Setup of red:
==> flow/design.v <==
`timescale 1ns/1ns
module adder_1(input[11:0] a ,output[11:0] out);
	wire[11:0] b = 12'b000000000001;
	assign out = a + b;
endmodule
module adder(input[11:0] a , b , output[11:0] out);
	assign out = a + b ;
endmodule
`timescale 1ns/1ns
module alu(input[2:0] fun , input[7:0] a,b ,input cin , output logic[7:0] out , output logic zero,cout);
	always @(fun,a,b,cin)begin
    cout = 1'b0;
    case(fun)
      3'b000 : {cout,out} = a + b ;
      3'b001 : {cout,out} = a + b + cin;
      3'b010 : {cout,out} = a - b;
		  3'b011 : {cout,out} = a - b + cin;
		  3'b100 : out = a & b;
		  3'b101 : out = a | b;
		  3'b110 : out = a ^ b;
		  3'b111 : out = ~(a & b);
    endcase
	end
  assign zero = (out == 8'b0) ? 1 : 0;
endmodule
module controller(input[5:0] code,input ze,c,rst,output reg pop,push,memorywrite,memoryread,writeReg,selRR2,selALU2,selpc,ldz,ldc,selz,selc,output reg [1:0] selWD,selRet,output reg [2:0]ALUfn);
  always @(ze,c,code,rst)begin
    pop <= 1'b0;
    push <= 1'b0;
    memorywrite <= 1'b0;
    memoryread <= 1'b0;
    writeReg<= 1'b0;
    selRR2<= 1'b0;
    selALU2<= 1'b0;
    selRet<= 2'b00;
    selpc<= 1'b0;
    ldz<= 1'b0;
    ldc<= 1'b0;
    selz <= 1'b0;
    selc <= 1'b0;
    selWD<= 2'b00;
    ALUfn <= 3'b000;
    if (~rst)begin
    if (code[5:4] == 2'b00) begin
      ALUfn <= code[3:1];
      ldz <= 1'b1;
      ldc <= 1'b1;
      selALU2 <= 1'b1;
      writeReg <= 1'b1;
    end
    if (code [5:4] == 2'b01) begin
      ALUfn <= code[3:1];
      ldz <= 1'b1;
      ldc <= 1'b1;
      writeReg <= 1'b1;
    end
    if (code[5:3] == 3'b110) begin
      selz <= 1'b1;
      selc <= 1'b1;
      ldz <= 1'b1;
      ldc <= 1'b1;
      selWD <= 2'b10;
      writeReg <= 1'b1;
    end
    if (code[5:3] == 3'b100) begin
      selRR2 <= 1'b1;
      ALUfn <= 3'b000;
      if (code [2:1] == 2'b00) begin
        memoryread <= 1'b1;
        selWD<= 2'b01;
        writeReg <= 1'b1;
      end
      if (code [2:1] == 2'b01)begin
        memorywrite<= 1'b1;
      end
    end
    if (code[5:3] == 3'b101) begin
      case(code[2:1])
        2'b00 : selpc <= ze?1:0;
        2'b01 : selpc <= ze?0:1;
        2'b10 : selpc <= c?1:0;
        2'b11 : selpc <= c?0:1;
      endcase
    end
    if (code[5:2] == 4'b1110)begin
      selRet <= 2'b10;
      selpc <= 1'b1;
      if (code[1] == 1'b1)
        push <= 1'b1;
    end
    if (code[5:0] == 6'b111100) begin
      pop <= 1'b1;
      selRet <=2'b01;
    end
    end
  end
endmodule
`timescale 1ns / 1ns
module signExtender(extend, extended );
	input[7:0] extend;
	output[11:0] extended;
	assign extended[7:0] = extend[7:0];
	assign extended[11:8] = {4{extend[7]}};
endmodule
module ff(input in,ld,clk,rst,output logic out);
  always@(posedge clk,posedge rst) begin
    if(rst)
      out <= 1'b0;
    else if(ld)
      out <= in;
  end
endmodule
`timescale 1ns/1ns
module mux2_12(input[11:0] a , b ,input sel , output[11:0] out);
	assign out = (sel) ? b : a ;
endmodule
module mux2_8(input[7:0] a , b , input sel , output[7:0] out);
	assign out = (sel) ? b : a ;
endmodule
module mux2_3(input[2:0] a , b , input sel , output[2:0] out);
	assign out = (sel) ? b : a ;
endmodule
module mux2_1(input a , b , input sel , output out);
	assign out = (sel) ? b : a ;
endmodule
module mux3(input[7:0] a , b , c,input[1:0] sel,output[7:0] out);
  assign out = (sel == 2'b00)?a:(sel == 2'b01)? b:c;
endmodule
module mux3_12(input[11:0] a , b , c,input[1:0] sel,output[11:0] out);
  assign out = (sel == 2'b00)?a:(sel == 2'b01)? b:c;
endmodule
module pc(input[11:0] in,input clk,rst,output logic[11:0] pc);
  always@(posedge clk,posedge rst)begin
    if (rst)
      pc <= 12'b0;
    else
      pc <= in;
  end
endmodule
module registerFile(input[2:0] RR1,RR2,WR,input[7:0] WD,input W,clk,rst,output logic [7:0] RD1,RD2);
  logic[7:0][7:0] registers;
  assign RD1 = registers[RR1];
  assign RD2 = registers[RR2];
  always @(posedge clk,posedge rst)begin
    if (rst)
      registers <= '0;
    else if (W)
      registers[WR] <= WD;
  end
endmodule
`timescale 1ns/1ns
module shiftReg(input[7:0] Data,input[2:0]sc,input[1:0]fn,output logic[7:0] out,output logic c,z);
  logic [15:0] rotl, rotr;
  assign rotl = {Data, Data} << sc;
  assign rotr = {Data, Data} >> sc;
  always@(*)begin
    c = 1'b0;
    case (fn)
      2'b00 : begin
        out = Data << sc;
        if (sc != 3'd0) c = Data[3'd0 - sc];
      end
      2'b01 : begin
        out = Data >> sc;
        if (sc != 3'd0) c = Data[sc - 3'd1];
      end
      2'b10 : out = rotl[15:8];
      default : out = rotr[7:0];
    endcase
  end
  assign z = out?0:1;
endmodule
module stack(input[11:0] in,input push,pop,clk,rst,output logic[11:0] out);
  logic[7:0][11:0] memory;
  assign out = memory[0];
  always@(posedge clk,posedge rst)begin
    if (rst)
      memory <= '0;
    else begin
      if(pop)begin
        for (int i=1; i<8; i++)begin
          memory[i-1] <= memory[i];
        end
        memory[7] <= 12'b0;
      end
      else if (push)begin
        for (int i=0; i<7; i++)begin
          memory[7-i] <= memory[6-i];
        end
        memory[0] <= in;
      end
    end
  end
endmodule
module datapath(input pop,push,memorywrite,memoryread,writeReg,selRR2,selALU2,selpc,ldz,ldc,selz,selc,input [1:0] selWD,selRet,input  [2:0]ALUfn,input clk,rst, output ze,c,output [5:0] code,
                output [11:0] imem_addr, input [18:0] imem_data, output [7:0] dmem_addr, dmem_wdata, input [7:0] dmem_rdata);
  wire [11:0] pc_1 , ret;
  stack Stack(pc_1,push,pop,clk,rst,ret);
  wire[11:0] f_pc,next_pc;
  wire [18:0] ins;
  mux3_12 pc_ret(f_pc , ret , ins[11:0] , selRet ,next_pc);
  wire[11:0] pc;
  pc PC(next_pc ,clk,rst,pc);
  assign imem_addr = pc;
  assign ins = imem_data;
  wire [11:0]extended;
  signExtender Ex(ins[7:0], extended );
  adder_1 In(pc ,pc_1);
  wire[11:0] apc;
  adder Add(pc_1 , extended , apc);
  mux2_12 pc1_apc(pc_1 , apc , selpc , f_pc);
  wire [2:0] RR2;
  mux2_3 sel_RR2(ins[7:5] , ins[13:11] , selRR2, RR2);
  wire [7:0] Out,RD,ALUOut,WD;
  mux3 sel_WD( ALUOut,RD,Out, selWD,WD);
  wire[7:0] RD1,RD2;
  registerFile RF(ins[10:8],RR2,ins[13:11],WD,writeReg,clk,rst,RD1,RD2);
  wire[7:0] ALU2;
  mux2_8 sel_ALU2(ins[7:0] , RD2, selALU2,ALU2);
  wire zero,carry;
  alu Alu(ALUfn ,RD1,ALU2 ,c ,ALUOut ,zero,carry);
  wire shc,shz;
  shiftReg Shr(RD1,ins[7:5],ins[15:14],Out,shc,shz);
  wire ff1;
  mux2_1 sel_z(zero,shz,selz , ff1);
  ff ff_z(ff1,ldz,clk,rst,ze);
  wire ff2;
  mux2_1 sel_c(carry,shc,selc , ff2);
  ff ff_c(ff2,ldc,clk,rst,c);
  assign dmem_addr = ALUOut;
  assign dmem_wdata = RD2;
  assign RD = dmem_rdata;
  assign code = ins[18:13];
endmodule
`timescale 1ns/1ns
module CPU(input clk,rst,
           output [11:0] imem_addr, input [18:0] imem_data,
           output [7:0] dmem_addr, dmem_wdata, output dmem_we, dmem_re, input [7:0] dmem_rdata);
  wire pop,push,memorywrite,memoryread,writeReg,selRR2,selALU2,selpc,ldz,ldc,selz,selc;
  wire[1:0] selWD,selRet;
  wire[2:0] ALUfn;
  wire ze,c;
  wire[5:0] code;
  datapath dp(pop,push,memorywrite,memoryread,writeReg,selRR2,selALU2,selpc,ldz,ldc,selz,selc,selWD,selRet,ALUfn,clk,rst, ze,c,code,
              imem_addr, imem_data, dmem_addr, dmem_wdata, dmem_rdata);
  controller cl( code, ze,c,rst, pop,push,memorywrite,memoryread,writeReg,selRR2,selALU2,selpc,ldz,ldc,selz,selc,selWD,selRet,ALUfn);
  assign dmem_we = memorywrite;
  assign dmem_re = memoryread;
endmodule
export LEC_CHECK = 0
export ABC_AREA = 1
export CAP_MARGIN = 10
export CELL_PAD_IN_SITES_DETAIL_PLACEMENT = 0
export CORE_ASPECT_RATIO = 1.04
export CORE_MARGIN = 2
export CORE_UTILIZATION = 72
export CTS_CLUSTER_DIAMETER = 124
export CTS_CLUSTER_SIZE = 15
export HOLD_SLACK_MARGIN = 0.29
export MIN_ROUTING_LAYER = met1
export PLACE_DENSITY_LB_ADDON = 0.18
export SETUP_SLACK_MARGIN = -0.36
export SLEW_MARGIN = 20
export TNS_END_PERCENT = 55
create_clock -name core_clock -period 4.97 [get_ports {clk}]
run.sh (not shown) runs the stock make flow with config.mk's settings and CLKGATE_MAP_FILE=.
Nothing crashed in red and all stages finished; the problem is that the final layout failed, the offending checks being setup timing.
Edits applied to the flow inputs when going from red to blue:
Settings: changing CORE_ASPECT_RATIO from 1.04 to 1.82; removing HOLD_SLACK_MARGIN (formerly 0.29); changing TNS_END_PERCENT from 55 to 15; removing SETUP_SLACK_MARGIN (formerly -0.36); removing PLACE_DENSITY_LB_ADDON (formerly 0.18); changing CTS_CLUSTER_SIZE from 15 to 98; changing CTS_CLUSTER_DIAMETER from 124 to 177; changing CORE_UTILIZATION from 72 to 50; changing the clock period (ns, I/O delays scaled along) from 4.97 to 5.66.
--- outcome ---
- Sequential share of power delta for blue relative to red: 0.4 points higher
- Looking at combinational fraction of design power across red and blue, the one that comes out higher is red.
- Although it ran to completion, blue produced a layout that fails the final checks because of setup timing.
- Comparing red and blue, the lower length in cells of the worst reg-to-reg path is on red.
Input-level comparison between green and blue:
Settings: swapping 98 for 46 in CTS_CLUSTER_SIZE; swapping 177 for 231 in CTS_CLUSTER_DIAMETER; putting HOLD_SLACK_MARGIN at -0.09 where nothing was set; swapping 50 for 72 in CORE_UTILIZATION; clearing ABC_AREA, which used to be 1; putting PLACE_DENSITY at 0.61 where nothing was set; clearing TNS_END_PERCENT, which used to be 15; swapping 5.66 for 5.15 in the clock period (ns, I/O delays scaled along).
### Flow results
- No final results exist for green, since it was stopped by error GRT-0116 during global routing.
- green gives more compound-cell area share of the yosys netlist than blue did.
- The number of nets at floorplan reported for green is smaller than that of blue by about 20%.
- Looking at die size, green sits about 30% below blue.
- Dominant kind of combinational cell = AND-OR/OR-AND gates: green; dominant kind of combinational cell = simple AND/OR/NAND/NOR gates: blue
- Between blue and green, the half-perimeter wire length of the detailed placement result is lower for blue.
- Number of placed instances with taps included of green falls short of that of blue by more than 10%.
- Re hold-fix buffer count after cts: no difference whatsoever between blue and green.
- The multiplexer share of the synthesized area of green is higher than that of blue.
- Taking blue as the reference point, the worst setup timing slack at the placement stage of green falls by 0.54 ns.
- Taking green as 1.0, blue lands at 0.926 on final RePlAce weighted congestion.
- Against blue, post-synthesis instance area in green rose slightly.
- green gives more synthesis area per yosys than blue did.
Power figures rest on the tool's default switching activity, not on a simulated workload.
